==> inputs of run P <==
==> flow/design.v <==
`timescale 1ns / 1ps
module srl_oneshot(
		input clk250_i,
		input rst_i,
		input trig_i,
		output scal_o
    );
	parameter ONESHOT_LENGTH = 16;
	reg flag;
	reg [15:0] delay_line;
	always @(posedge clk250_i) begin
		if (rst_i) begin
			flag <= 0;
			delay_line <= {16{1'b0}};
		end else begin
			if (trig_i) flag <= 1;
			else if (delay_line[ONESHOT_LENGTH-1]) flag <= 0;
			delay_line <= {delay_line[14:0],trig_i};
		end
	end
	assign scal_o = flag;
endmodule
`timescale 1ns / 1ps
module srl_oneshot_with_ref(
		input clk250_i,
		input rst_i,
		input pulse_i,
		input trig_i,
		output mon_scal_o,
		output scal_o
    );
	parameter ONESHOT_LENGTH = 16;
	reg [1:0] mon_flag_reg;
	reg mon_flag;
	reg flag;
	reg [15:0] delay_line;
	reg [15:0] mon_delay_line;
	always @(posedge clk250_i) begin
		if (rst_i) begin
			mon_flag_reg <= 2'b00;
			mon_flag <= 0;
			mon_delay_line <= {16{1'b0}};
			flag <= 0;
			delay_line <= {16{1'b0}};
		end else begin
			mon_flag_reg <= {mon_flag_reg[0],flag & pulse_i};
			if (mon_flag_reg[0] && !mon_flag_reg[1]) mon_flag <= 1;
			else if (mon_delay_line[ONESHOT_LENGTH-1]) mon_flag <= 0;
			mon_delay_line <= {mon_delay_line[14:0],mon_flag_reg[0] && !mon_flag_reg[1]};
			if (trig_i) flag <= 1;
			else if (delay_line[ONESHOT_LENGTH-1]) flag <= 0;
			delay_line <= {delay_line[14:0],trig_i};
		end
	end
	assign scal_o = flag;
	assign mon_scal_o = mon_flag;
endmodule
`timescale 1ns / 1ps
module ANITA3_trigger_holdoff(
		input clk250_i,
		input rst_i,
		input trig_i,
		output holdoff_o
    );
	reg holdoff_div_2;
	reg [3:0] holdoff_counter;
	wire [4:0] holdoff_counter_plus_one = holdoff_counter + 1;
	reg trigger_holdoff;
	reg clear_holdoff;
	always @(posedge clk250_i) begin
		if (rst_i) begin
			trigger_holdoff <= 0;
			holdoff_div_2 <= 0;
			holdoff_counter <= {4{1'b0}};
			clear_holdoff <= 0;
		end else begin
			if (clear_holdoff) trigger_holdoff <= 0;
			else if (trig_i) trigger_holdoff <= 1;
			if (!trigger_holdoff) holdoff_div_2 <= 0;
			else holdoff_div_2 <= ~holdoff_div_2;
			if (!trigger_holdoff) holdoff_counter <= {4{1'b0}};
			else if (holdoff_div_2) holdoff_counter <= holdoff_counter_plus_one;
			clear_holdoff <= holdoff_counter_plus_one[4];
		end
	end
	assign holdoff_o = trigger_holdoff;
endmodule
`timescale 1ns / 1ps
module ANITA3_simple_trigger_map(
		clk250_i,
		rst_i,
		L1_i,
		mask_i,
		V_pol_phi_o,
		H_pol_phi_o
    );
	parameter NUM_SURFS = 12;
	parameter NUM_TRIG = 4;
	parameter NUM_PHI = 16;
	input clk250_i;
	input rst_i;
	input [NUM_SURFS*NUM_TRIG-1:0] L1_i;
	input [2*NUM_PHI-1:0] mask_i;
	output [NUM_PHI-1:0] V_pol_phi_o;
	output [NUM_PHI-1:0] H_pol_phi_o;
	wire [NUM_PHI-1:0] V_pol_phi_in;
	wire [NUM_PHI-1:0] H_pol_phi_in;
	wire [NUM_TRIG-1:0] SURF_L1[NUM_SURFS-1:0];
	generate
		genvar s;
		for (s=0;s<NUM_SURFS;s=s+1) begin : SL
			assign SURF_L1[s] = L1_i[4*s +: 4];
		end
	endgenerate
	wire [NUM_PHI-1:0] V_pol_mask = mask_i[0 +: NUM_PHI];
	wire [NUM_PHI-1:0] H_pol_mask = mask_i[NUM_PHI +: NUM_PHI];
	reg [NUM_PHI-1:0] V_pol_phi_reg;
	reg [NUM_PHI-1:0] H_pol_phi_reg;
	reg [NUM_PHI-1:0] V_pol_phi_pipe;
	reg [NUM_PHI-1:0] H_pol_phi_pipe;
	assign V_pol_phi_in[0] = SURF_L1[2][0];
	assign V_pol_phi_in[4] = SURF_L1[2][1];
	assign H_pol_phi_in[0] = SURF_L1[2][2];
	assign H_pol_phi_in[4] = SURF_L1[2][3];
	assign V_pol_phi_in[2] = SURF_L1[3][0];
	assign V_pol_phi_in[6] = SURF_L1[3][1];
	assign H_pol_phi_in[2] = SURF_L1[3][2];
	assign H_pol_phi_in[6] = SURF_L1[3][3];
	assign V_pol_phi_in[1] = SURF_L1[4][0];
	assign V_pol_phi_in[5] = SURF_L1[4][1];
	assign H_pol_phi_in[1] = SURF_L1[4][2];
	assign H_pol_phi_in[5] = SURF_L1[4][3];
	assign V_pol_phi_in[3] = SURF_L1[5][0];
	assign V_pol_phi_in[7] = SURF_L1[5][1];
	assign H_pol_phi_in[3] = SURF_L1[5][2];
	assign H_pol_phi_in[7] = SURF_L1[5][3];
	assign V_pol_phi_in[15] = SURF_L1[6][0];
	assign V_pol_phi_in[11] = SURF_L1[6][1];
	assign H_pol_phi_in[15] = SURF_L1[6][2];
	assign H_pol_phi_in[11] = SURF_L1[6][3];
	assign V_pol_phi_in[13] = SURF_L1[7][0];
	assign V_pol_phi_in[9] = SURF_L1[7][1];
	assign H_pol_phi_in[13] = SURF_L1[7][2];
	assign H_pol_phi_in[9] = SURF_L1[7][3];
	assign V_pol_phi_in[14] = SURF_L1[8][0];
	assign V_pol_phi_in[10] = SURF_L1[8][1];
	assign H_pol_phi_in[14] = SURF_L1[8][2];
	assign H_pol_phi_in[10] = SURF_L1[8][3];
	assign V_pol_phi_in[12] = SURF_L1[9][0];
	assign V_pol_phi_in[8] = SURF_L1[9][1];
	assign H_pol_phi_in[12] = SURF_L1[9][2];
	assign H_pol_phi_in[8] = SURF_L1[9][3];
	generate
		genvar j;
		for (j=0;j<NUM_PHI;j=j+1) begin : PHI
			always @(posedge clk250_i) begin : IFF
				if (rst_i) V_pol_phi_reg[j] <= 0;
				else if (V_pol_mask[j]) V_pol_phi_reg[j] <= 0;
				else V_pol_phi_reg[j] <= V_pol_phi_in[j];
				if (rst_i) H_pol_phi_reg[j] <= 0;
				else if (H_pol_mask[j]) H_pol_phi_reg[j] <= 0;
				else H_pol_phi_reg[j] <= H_pol_phi_in[j];
			end
		end
	endgenerate
	always @(posedge clk250_i) begin
		if (rst_i) begin
			V_pol_phi_pipe <= {NUM_PHI{1'b0}};
			H_pol_phi_pipe <= {NUM_PHI{1'b0}};
		end else begin
			V_pol_phi_pipe <= V_pol_phi_reg;
			H_pol_phi_pipe <= H_pol_phi_reg;
		end
	end
	assign V_pol_phi_o = V_pol_phi_pipe;
	assign H_pol_phi_o = H_pol_phi_pipe;
endmodule
`timescale 1ns / 1ps
module ANITA3_simple_trigger( clk250_i,
										rst_i,
										L1_i,
										trig_o,
										scal_o,
										scal_L1_o,
										disable_i,
										refpulse_i,
										mon_scal_o,
										ant_mask_i,
										phi_mask_i,
										phi_o,
										count_o
										);
   parameter NUM_SURFS = 12;
   parameter NUM_TRIG = 4;
   parameter NUM_HOLD = 4;   
	parameter NUM_PHI = 16;
   input clk250_i;
	input rst_i;
   input [NUM_SURFS*NUM_TRIG-1:0] L1_i;
	input [2*NUM_PHI-1:0] ant_mask_i;
	input [2*NUM_PHI-1:0] phi_mask_i;
   output 			  trig_o;
	output [2*NUM_PHI-1:0] phi_o;
	output [2*NUM_PHI-1:0] scal_o;
	output [2*NUM_PHI-1:0] scal_L1_o;
	input refpulse_i;
	output [2*NUM_PHI-1:0] mon_scal_o;
	output [7:0] count_o;
	input disable_i;
	wire [NUM_PHI-1:0] V_pol_phi;
	wire [NUM_PHI-1:0] H_pol_phi;
	ANITA3_simple_trigger_map u_map(.clk250_i(clk250_i),
											  .rst_i(rst_i),
											  .mask_i(ant_mask_i),
											  .L1_i(L1_i),
											  .V_pol_phi_o(V_pol_phi),
											  .H_pol_phi_o(H_pol_phi));
	reg [NUM_PHI-1:0] V_pol_trig;
	reg [NUM_PHI-1:0] H_pol_trig;
	reg [NUM_PHI-1:0] V_pol_phi_del;
	reg [NUM_PHI-1:0] H_pol_phi_del;
	reg [NUM_PHI-1:0] V_pol_hold;
	reg [NUM_PHI-1:0] H_pol_hold;
	reg [NUM_PHI-1:0] V_pol_pat;
	reg [NUM_PHI-1:0] H_pol_pat;	
	reg H_rf_trigger;
	reg V_rf_trigger;
	reg rf_trigger;
	reg [1:0] raw_rf_trigger;
	wire trigger_holdoff;
	reg [7:0] raw_rf_count;
	reg rf_count_flag;
	reg [7:0] rf_count;	
	reg trig_disable;
	generate
		genvar i;
		for (i=0;i<NUM_PHI;i=i+1) begin : RF_TRIG
			srl_oneshot l1v_scaler(.clk250_i(clk250_i),.rst_i(rst_i),.trig_i(V_pol_phi[i]), 
													.scal_o(scal_L1_o[i]));
			srl_oneshot l1h_scaler(.clk250_i(clk250_i),.rst_i(rst_i),.trig_i(H_pol_phi[i]), 
													.scal_o(scal_L1_o[NUM_PHI+i]));
			srl_oneshot_with_ref v_scaler(.clk250_i(clk250_i),.rst_i(rst_i),.trig_i(V_pol_trig[i]),.pulse_i(refpulse_i), 
													.scal_o(scal_o[i]), .mon_scal_o(mon_scal_o[i]));
			srl_oneshot_with_ref h_scaler(.clk250_i(clk250_i),.rst_i(rst_i),.trig_i(H_pol_trig[i]),.pulse_i(refpulse_i), 
													.scal_o(scal_o[NUM_PHI+i]), .mon_scal_o(mon_scal_o[NUM_PHI+i]));
			always @(posedge clk250_i) begin
				if (rst_i) begin
					V_pol_trig[i] <= 1'b0;
					H_pol_trig[i] <= 1'b0;
				end else begin
				V_pol_trig[i] <= ((V_pol_phi[i]) && (V_pol_phi[(i+1)%NUM_PHI])) && !phi_mask_i[i];  
				H_pol_trig[i] <= ((H_pol_phi[i]) && (H_pol_phi[(i+1)%NUM_PHI])) && !phi_mask_i[NUM_PHI+i];	
				end
				end
		end
	endgenerate
	always @(posedge clk250_i) begin
		if (rst_i) begin
			trig_disable <= 0;
			V_pol_phi_del <= {NUM_PHI{1'b0}};
			H_pol_phi_del <= {NUM_PHI{1'b0}};
			H_pol_hold <= {NUM_PHI{1'b0}};
			V_pol_hold <= {NUM_PHI{1'b0}};
			H_pol_pat <= {NUM_PHI{1'b0}};
			V_pol_pat <= {NUM_PHI{1'b0}};
			H_rf_trigger <= 0;
			V_rf_trigger <= 0;
			rf_trigger <= 0;
			raw_rf_trigger <= {2{1'b0}};
			rf_count_flag <= 0;
			raw_rf_count <= {8{1'b0}};
			rf_count <= {8{1'b0}};
		end else begin
		trig_disable <= disable_i;
		V_pol_phi_del <= V_pol_phi;
		H_pol_phi_del <= H_pol_phi;
		H_pol_hold <= H_pol_phi_del;
		V_pol_hold <= V_pol_phi_del;
		if ((H_rf_trigger || V_rf_trigger) && !trigger_holdoff) H_pol_pat <= H_pol_hold;
		if ((H_rf_trigger || V_rf_trigger) && !trigger_holdoff) V_pol_pat <= V_pol_hold;		
		H_rf_trigger <= |H_pol_trig;
		V_rf_trigger <= |V_pol_trig;
		rf_trigger <= (H_rf_trigger | V_rf_trigger) && !trigger_holdoff && !trig_disable;
		raw_rf_trigger <= {raw_rf_trigger[0],(H_rf_trigger | V_rf_trigger)};
		rf_count_flag <= (raw_rf_trigger[0] && !raw_rf_trigger[1]);
		if (rf_count_flag) raw_rf_count <= raw_rf_count + 1;
		if (rf_count_flag && trigger_holdoff) rf_count <= raw_rf_count;
			end
	end
	ANITA3_trigger_holdoff u_rf_holdoff(.clk250_i(clk250_i),
													.rst_i(rst_i),
													.trig_i(V_rf_trigger | H_rf_trigger),
													.holdoff_o(trigger_holdoff));
	assign trig_o = rf_trigger;
	assign phi_o = {H_pol_pat,V_pol_pat};
	assign count_o = rf_count;
endmodule
==> flow/run.sh <==
#!/bin/bash
# the make line also repeats each setting of config.mk as NAME=value (left out here)
make -C /OpenROAD-flow-scripts/flow DESIGN_CONFIG=/design/flow/config.mk WORK_HOME=/design/flow/orfs CLKGATE_MAP_FILE= finish
==> flow/config.mk <==
export PLATFORM = sky130hd
export DESIGN_NAME = ANITA3_simple_trigger
export DESIGN_NICKNAME = ANITA3_simple_trigger
export VERILOG_FILES = /design/flow/design.v
export SDC_FILE = /design/flow/constraint.sdc
export NUM_CORES = 4
export LEC_CHECK = 0
export CAP_MARGIN = 35
export CORE_MARGIN = 8
export CORE_UTILIZATION = 70
export CTS_CLUSTER_SIZE = 16
export MAX_ROUTING_LAYER = met5
export PLACE_DENSITY_LB_ADDON = 0.18
export SLEW_MARGIN = 10
==> flow/constraint.sdc <==
create_clock -name core_clock -period 4.53 [get_ports {clk250_i}]
set_input_delay 0.9060 -clock core_clock [delete_from_list [all_inputs] [get_ports {clk250_i}]]
set_output_delay 0.9060 -clock core_clock [all_outputs]
set_load 0.01 [all_outputs]
==> run E: changes against run P <==
CAP_MARGIN = 20   (was 35)
CORE_MARGIN = 2   (was 8)
CORE_UTILIZATION = 72   (was 70)
CTS_CLUSTER_SIZE = 31   (was 16)
MAX_ROUTING_LAYER = not set   (was met5)
PLACE_DENSITY_LB_ADDON = 0.0   (was 0.18)
SETUP_SLACK_MARGIN = 0.44   (was not set)
SLEW_MARGIN = 20   (was 10)
==> flow/constraint.sdc (replaced) <==
create_clock -name core_clock -period 1.49 [get_ports {clk250_i}]
set_input_delay 0.2980 -clock core_clock [delete_from_list [all_inputs] [get_ports {clk250_i}]]
set_output_delay 0.2980 -clock core_clock [all_outputs]
set_load 0.01 [all_outputs]
==> comparison table <==
metric	run P	run E
Status	no timing/DRC/antenna violations	complete, but fails checks
Layout check failures	-	setup timing
Std-Cell Rows	100	98
Routing usage on met2	32.5%	43.8%
Via density	4.71	4.92
Tally of clock buffers in the finished layout	235	245
Register cell area after layout	37100 um^2	37400 um^2
Cell area power density	517 nW/um^2	1480 nW/um^2
Clock-pin slew on the worst setup and hold paths	0.06 ns	0.09 ns
Count of cells along the worst register-to-register path	4	6
Signed area change from the synthesized netlist to the final layout	15.1%	21.4%
Power drawn by the sequential cells	16.4 mW	49.7 mW
Worst Hold Class	flip-flop to flip-flop	input port to flip-flop
Final cell count without fillers	5553	5754
Endpoint required time on the critical path	3.62 ns	1.19 ns
Worst supply voltage drop on vdd	0.416 mV	1.11 mV
Utilization after layout	81.2%	88.7%
Wire length per cell	15.0 um	18.5 um
Non-clock buffer instance count of the final layout	256	486
Maximum number of pins on one net before global-route repair	236	68
Worst EP arrival	1.79 ns	1.24 ns
Combined global-route utilization of all metal layers	20.0%	26.2%
Power and IR drop assume default switching activity.
